// fir_filter
module fir_filter(
    input               		clk,
    input               		n_rst,
    input  		signed	[7:0] 	din,    
    output reg 	signed 	[7:0] 	dout 
);
Size: roughly 18 I/O pins, roughly 17000 µm² of cells after synthesis.
Settings: LEC_CHECK=0, ABC_AREA=1, CAP_MARGIN=10, CELL_PAD_IN_SITES_GLOBAL_PLACEMENT=0, CORE_ASPECT_RATIO=0.53, CORE_MARGIN=10, CORE_UTILIZATION=40, CTS_CLUSTER_SIZE=82, GPL_TIMING_DRIVEN=1, MIN_ROUTING_LAYER=met2, SLEW_MARGIN=35; clock period 8.0 ns.
run.sh (not shown) runs the stock make flow with config.mk's settings and CLKGATE_MAP_FILE=.
The first run ran to the end with no violations.
Change:
Settings changed: ABC_AREA 1 to default, CAP_MARGIN 10 to 20, CELL_PAD_IN_SITES_GLOBAL_PLACEMENT 0 to default, CORE_ASPECT_RATIO 0.53 to default, CTS_CLUSTER_SIZE 82 to default, GPL_TIMING_DRIVEN 1 to 0, MIN_ROUTING_LAYER met2 to default.
Clock period 8.0 ns to 6.0 ns, I/O delays scaled along.
After rerunning: Area after synthesis decreases by a few percent. Flip-flop count does not change. Register-to-register slack gets worse by 1.9 ns. Clock-buffer cell count increases by 6. Utilization stays flat. Worst hold slack gets worse by 0.0050 ns. Critical path depth decreases by 2.
Change:
Settings changed: CORE_MARGIN 10 to 2, SLEW_MARGIN 35 to 0.
Synthesized cell count does not change. Setup slack got worse by 0.040 ns. Via count is higher by 0.79%.
Change:
Settings changed: ABC_AREA from default to 1, CAP_MARGIN 20 to 30, CELL_PAD_IN_SITES_GLOBAL_PLACEMENT from default to 0, CORE_ASPECT_RATIO from default to 0.63, CORE_MARGIN 2 to 10, CTS_CLUSTER_SIZE from default to 63, MIN_ROUTING_LAYER from default to met1, SLEW_MARGIN 0 to 35.
Utilization hardly moves.
Global-route usage fell by 0.64 points.
Final area rose by 4.1%.
Via count rose by 13%.
Synthesized cell count rose by 18%.
Sequential share of layout area fell by 1.5 points.
Clock-buffer cell count fell by 2.

---

fir_filter again, from the RTL that the note above started with.
clock: 6.0 ns
lec_check: 0
cap_margin: 30
cell_pad_in_sites_detail_placement: 1
core_aspect_ratio: 1.82
core_margin: 9
core_utilization: 40
cts_cluster_size: 34
gpl_routability_driven: 0
gpl_timing_driven: 1
max_routing_layer: met4
min_routing_layer: met1
place_density_lb_addon: 0.07
slew_margin: 25
The first run finished with timing, DRC and antenna clean.
Next try:
Settings changed: CAP_MARGIN 30 to 20, CELL_PAD_IN_SITES_DETAIL_PLACEMENT 1 to unset, CORE_ASPECT_RATIO 1.82 to unset, CORE_MARGIN 9 to 2, CORE_UTILIZATION 40 to 48, CTS_CLUSTER_SIZE 34 to unset, GPL_ROUTABILITY_DRIVEN 0 to unset, GPL_TIMING_DRIVEN 1 to unset, MAX_ROUTING_LAYER met4 to unset, MIN_ROUTING_LAYER met1 to unset, PLACE_DENSITY_LB_ADDON 0.07 to unset, SLEW_MARGIN 25 to 20.
Clock period 6.0 ns to 5.55 ns, I/O delays scaled along.
Fmax grows by 7.1%. Design area grows by 1.3%. Critical path depth grows by 2. Die area shrinks by 27%. Register-to-register slack loses 0.08 ns. Via count shrinks by 5.0%. Wire length shrinks by 25%. Count of clock-buffer cells in the layout shrinks by 6. Flip-flop count stays the same.
Next try:
Settings changed: CORE_UTILIZATION 48 to 50, SETUP_SLACK_MARGIN set to 0.88.
Clock period 5.55 ns to 4.72 ns, I/O delays scaled along.
Effect: The changed run finished with negative setup slack left. Routed wire length rises by 15%. Setup slack is worse by 0.48 ns. Global-route usage rises by 2.4 points. Clock skew rises by 0.0088 ns. Count of clock-buffer cells in the layout rises by 8. Critical path depth falls by 2.
Next try:
Settings changed: ABC_AREA set to 1, CORE_UTILIZATION 50 to 72, CTS_CLUSTER_DIAMETER set to 27, PLACE_DENSITY set to 0.36, SETUP_SLACK_MARGIN 0.88 to 1.13.
Clock period 4.72 ns to 4.64 ns, I/O delays scaled along.
=>
- This time the run aborted during clock tree synthesis (DPL-0033)
- synthesized cell count rises by about a fifth
- area after synthesis climbs by a few percent
- die area shrinks by a quarter to a third
Next try:
Settings changed: CTS_CLUSTER_DIAMETER 27 to unset, CTS_CLUSTER_SIZE set to 74, PLACE_DENSITY 0.36 to unset, PLACE_DENSITY_LB_ADDON set to 0.05, SETUP_SLACK_MARGIN 1.13 to 1.51.
Clock period 4.64 ns to 5.14 ns, I/O delays scaled along.
=>
- With this change the flow stopped in global routing
- die area stays the same
- synthesized cell count is unchanged
- area after synthesis is unchanged

---

fir_filter again, from the RTL that the note above started with.
Settings: LEC_CHECK=0, ABC_AREA=0, CAP_MARGIN=20, CORE_MARGIN=2, CORE_UTILIZATION=72, CTS_CLUSTER_DIAMETER=337, CTS_CLUSTER_SIZE=98, PLACE_DENSITY=0.85, SETUP_SLACK_MARGIN=0.81, SLEW_MARGIN=20, TNS_END_PERCENT=10; clock period 3.0 ns.
The starting point aborted during global routing (5_1_grt) on GRT-0232.
Then changed:
Settings changed: ABC_AREA 0 to unset, CORE_UTILIZATION 72 to 58, CTS_CLUSTER_DIAMETER 337 to unset, CTS_CLUSTER_SIZE 98 to unset, PLACE_DENSITY 0.85 to unset, SETUP_SLACK_MARGIN 0.81 to 0.96, TNS_END_PERCENT 10 to unset.
Clock period 3.0 ns to 4.95 ns, I/O delays scaled along.
The changed run passed the timing, DRC and antenna checks.
Area after synthesis is unchanged.
Die area rises by 23%.
Synthesized cell count stays the same.
Then changed:
Settings changed: CORE_UTILIZATION 58 to 40, SETUP_SLACK_MARGIN 0.96 to unset.
Clock period 4.95 ns to 5.55 ns, I/O delays scaled along.
Utilization drops by 29 points; setup slack gets better by 46 ps; cell count is higher by a few percent; die area goes up by well over a third.
Then changed:
Settings changed: CELL_PAD_IN_SITES_DETAIL_PLACEMENT set to 2, CTS_CLUSTER_SIZE set to 56, MAX_ROUTING_LAYER set to met4, SLEW_MARGIN 20 to 5.
Clock period 5.55 ns to 6.0 ns, I/O delays scaled along.
Result: The changed run went through all stages and came out clean; sequential cell count does not change; non-clock buffer count fell by 4; critical path depth is unchanged; final area rose slightly; global-route usage rose by 12 points; worst hold slack is better by 6.9 ps.
